==> inputs of job 725 <==
==> flow/design.v <==
module fullreg #(  parameter N = 16 )(
    input [N-1:0] d,
    output reg [N-1:0] q,
    input clk,
    input en,
    input clr,  
    input rst   
    );
always @(posedge clk,posedge rst) begin
    if(rst)
        q<=0;
    else    
    if(en==1)begin
        if(clr)
            q<=0;
        else
            q<=d;
    end
end
endmodule
module exp_adder_bias (
    input  wire [7:0] exp1,    
    input  wire [7:0] exp2,    
    output wire [7:0] exp_out  
);
    wire [8:0] sum;            
    wire [8:0] sum_minus_bias;
    assign sum = exp1 + exp2;
    assign sum_minus_bias = sum - 9'd127;
    assign exp_out = sum_minus_bias[7:0];
endmodule
module exp_normalizer (
    input  wire        msb_mult,    
    input  wire [7:0]  exp_in,      
    output wire [7:0]  exp_out      
);
    assign exp_out = msb_mult ? (exp_in + 8'd1) : exp_in;
endmodule
module mantissa_normalizer (
    input  wire [47:0] mult_out,    
    output wire [23:0] mant_out     
);
    assign mant_out = mult_out[47] ? 
                      mult_out[47:24] : 
                      mult_out[46:23];
endmodule
module mult24 (
    input  wire [23:0] a,    
    input  wire [23:0] b,    
    output wire [47:0] p     
);
    assign p = $unsigned(a) * $unsigned(b);
endmodule
module fp32mult (
    input  wire [31:0] x1,
    input  wire [31:0] x2,
    input  wire        en,
    input  wire        rst,
    input  wire        clk,
    output wire [31:0] y,
    output wire        ready
);
    wire [31:0] x1_reg;
    wire [31:0] x2_reg;
    fullreg #(32) reg_x1 (.clk(clk), .rst(rst), .clr(1'b0), .en(en), .d(x1), .q(x1_reg));
    fullreg #(32) reg_x2 (.clk(clk), .rst(rst), .clr(1'b0), .en(en), .d(x2), .q(x2_reg));
    wire sign1 = x1_reg[31];
    wire sign2 = x2_reg[31];
    wire [7:0] exp1 = x1_reg[30:23];
    wire [7:0] exp2 = x2_reg[30:23];
    wire [23:0] mant1 = {1'b1, x1_reg[22:0]};  
    wire [23:0] mant2 = {1'b1, x2_reg[22:0]};
    wire sign_result = sign1 ^ sign2;
    wire [7:0] exp_sum;
      wire en_d1;
    wire en_d2;
    exp_adder_bias exp_add_inst (
        .exp1(exp1),
        .exp2(exp2),
        .exp_out(exp_sum)
    );
    wire [47:0] mant_product;
    mult24 mult_inst (
        .a(mant1),
        .b(mant2),
        .p(mant_product)
    );
    wire [7:0] exp_norm;
    exp_normalizer exp_norm_inst (
        .msb_mult(mant_product[47]),
        .exp_in(exp_sum),
        .exp_out(exp_norm)
    );
    wire [23:0] mant_norm;
    mantissa_normalizer mant_norm_inst (
        .mult_out(mant_product),
        .mant_out(mant_norm)
    );
    wire [31:0] result_comb;
    assign result_comb = {sign_result, exp_norm, mant_norm[22:0]};
    fullreg #(32) reg_out (
        .clk(clk),
        .rst(rst),
        .clr(1'b0),
        .en(en_d1),
        .d(result_comb),
        .q(y)
    );
    fullreg #(1) reg_en_stage1 (
        .clk(clk),
        .rst(rst),
        .clr(1'b0),
        .en(1'b1),
        .d(en),
        .q(en_d1)
    );
    fullreg #(1) reg_en_stage2 (
        .clk(clk),
        .rst(rst),
        .clr(1'b0),
        .en(1'b1),
        .d(en_d1),
        .q(en_d2)
    );
    assign ready = en_d2;
endmodule
==> flow/run.sh <==
#!/bin/bash
# the make line also repeats each setting of config.mk as NAME=value (left out here)
make -C /OpenROAD-flow-scripts/flow DESIGN_CONFIG=/design/flow/config.mk WORK_HOME=/design/flow/orfs CLKGATE_MAP_FILE= finish
==> flow/config.mk <==
export PLATFORM = sky130hd
export DESIGN_NAME = fp32mult
export DESIGN_NICKNAME = fp32mult
export VERILOG_FILES = /design/flow/design.v
export SDC_FILE = /design/flow/constraint.sdc
export NUM_CORES = 4
export LEC_CHECK = 0
export ABC_AREA = 1
export CAP_MARGIN = 35
export CORE_ASPECT_RATIO = 0.74
export CORE_MARGIN = 2
export CORE_UTILIZATION = 72
export CTS_CLUSTER_DIAMETER = 340
export CTS_CLUSTER_SIZE = 99
export GPL_ROUTABILITY_DRIVEN = 1
export HOLD_SLACK_MARGIN = 0.29
export MAX_ROUTING_LAYER = met5
export MIN_ROUTING_LAYER = met1
export PLACE_DENSITY = 0.64
export SETUP_SLACK_MARGIN = 2.34
export SLEW_MARGIN = 20
export TNS_END_PERCENT = 95
==> flow/constraint.sdc <==
create_clock -name core_clock -period 9.49 [get_ports {clk}]
set_input_delay 1.8980 -clock core_clock [delete_from_list [all_inputs] [get_ports {clk}]]
set_output_delay 1.8980 -clock core_clock [all_outputs]
set_load 0.01 [all_outputs]
==> job 1457: changes against job 725 <==
==> flow/config.mk (replaced) <==
export PLATFORM = sky130hd
export DESIGN_NAME = fp32mult
export DESIGN_NICKNAME = fp32mult
export VERILOG_FILES = /design/flow/design.v
export SDC_FILE = /design/flow/constraint.sdc
export NUM_CORES = 4
export LEC_CHECK = 0
export CAP_MARGIN = 20
export CORE_MARGIN = 2
export CORE_UTILIZATION = 50
export SLEW_MARGIN = 20
==> flow/constraint.sdc (replaced) <==
create_clock -name core_clock -period 8.69 [get_ports {clk}]
set_input_delay 1.7380 -clock core_clock [delete_from_list [all_inputs] [get_ports {clk}]]
set_output_delay 1.7380 -clock core_clock [all_outputs]
set_load 0.01 [all_outputs]
==> job 2518: changes against job 725 <==
==> flow/config.mk (replaced) <==
export PLATFORM = sky130hd
export DESIGN_NAME = fp32mult
export DESIGN_NICKNAME = fp32mult
export VERILOG_FILES = /design/flow/design.v
export SDC_FILE = /design/flow/constraint.sdc
export NUM_CORES = 4
export LEC_CHECK = 0
export CAP_MARGIN = 0
export CORE_MARGIN = 2
export CORE_UTILIZATION = 37
export CTS_CLUSTER_DIAMETER = 214
export CTS_CLUSTER_SIZE = 100
export GPL_ROUTABILITY_DRIVEN = 1
export MIN_ROUTING_LAYER = met1
export SLEW_MARGIN = 20
export TNS_END_PERCENT = 10
==> flow/constraint.sdc (replaced) <==
create_clock -name core_clock -period 12.4 [get_ports {clk}]
set_input_delay 2.4800 -clock core_clock [delete_from_list [all_inputs] [get_ports {clk}]]
set_output_delay 2.4800 -clock core_clock [all_outputs]
set_load 0.01 [all_outputs]
==> comparison <==
Worst setup slack: job 2518 > job 725 > job 1457.
In area after synthesis, job 1457 and job 2518 do not differ.
Register-to-register slack: job 2518 > job 725 > job 1457.
Cell count: job 1457 < job 2518 < job 725.
Flip-flop count is the same in job 725 and job 2518.
Global-route usage: job 2518 < job 1457 < job 725.
Of job 2518 and job 725, job 725 has the higher utilization (gap 39 points).
==> figures <==
	job 725	job 2518	job 1457
Result of the run	timing/DRC/antenna clean	timing/DRC/antenna clean	timing/DRC/antenna clean
Area added between synthesis and finish	8.869%	9.092%	8.562%
CTS resizes	12	0	0
Post-synthesis instance area	24380 um^2	22650 um^2	22650 um^2
Logic share of the area	67.21%	70.68%	71.03%
Launch point of the worst reg-to-reg path	reg_x2.q[15]$_DFFE_PP0P_	reg_x2.q[8]$_DFFE_PP0P_	reg_x2.q[8]$_DFFE_PP0P_
Die x size	217.9 um	251.4 um	216.8 um
F_max	142.7 MHz	113.8 MHz	121.1 MHz
Register area share after synthesis	10.06%	10.83%	10.83%
Gp weighted congestion	1.002	0.9786	0.8874
Total instance count after detailed placement	3637	3248	3078
Maximum fanout along the worst path	19	16	24
Number of clock buffers in the layout	9	10	9
Worst hold path endpoint	reg_out.q[29]$_DFFE_PP0P_	reg_x2.q[16]$_DFFE_PP0P_	reg_out.q[10]$_DFFE_PP0P_
Crit path buffers/inverters	6	7	7
Gate Count Post-Synth	3165	2454	2454
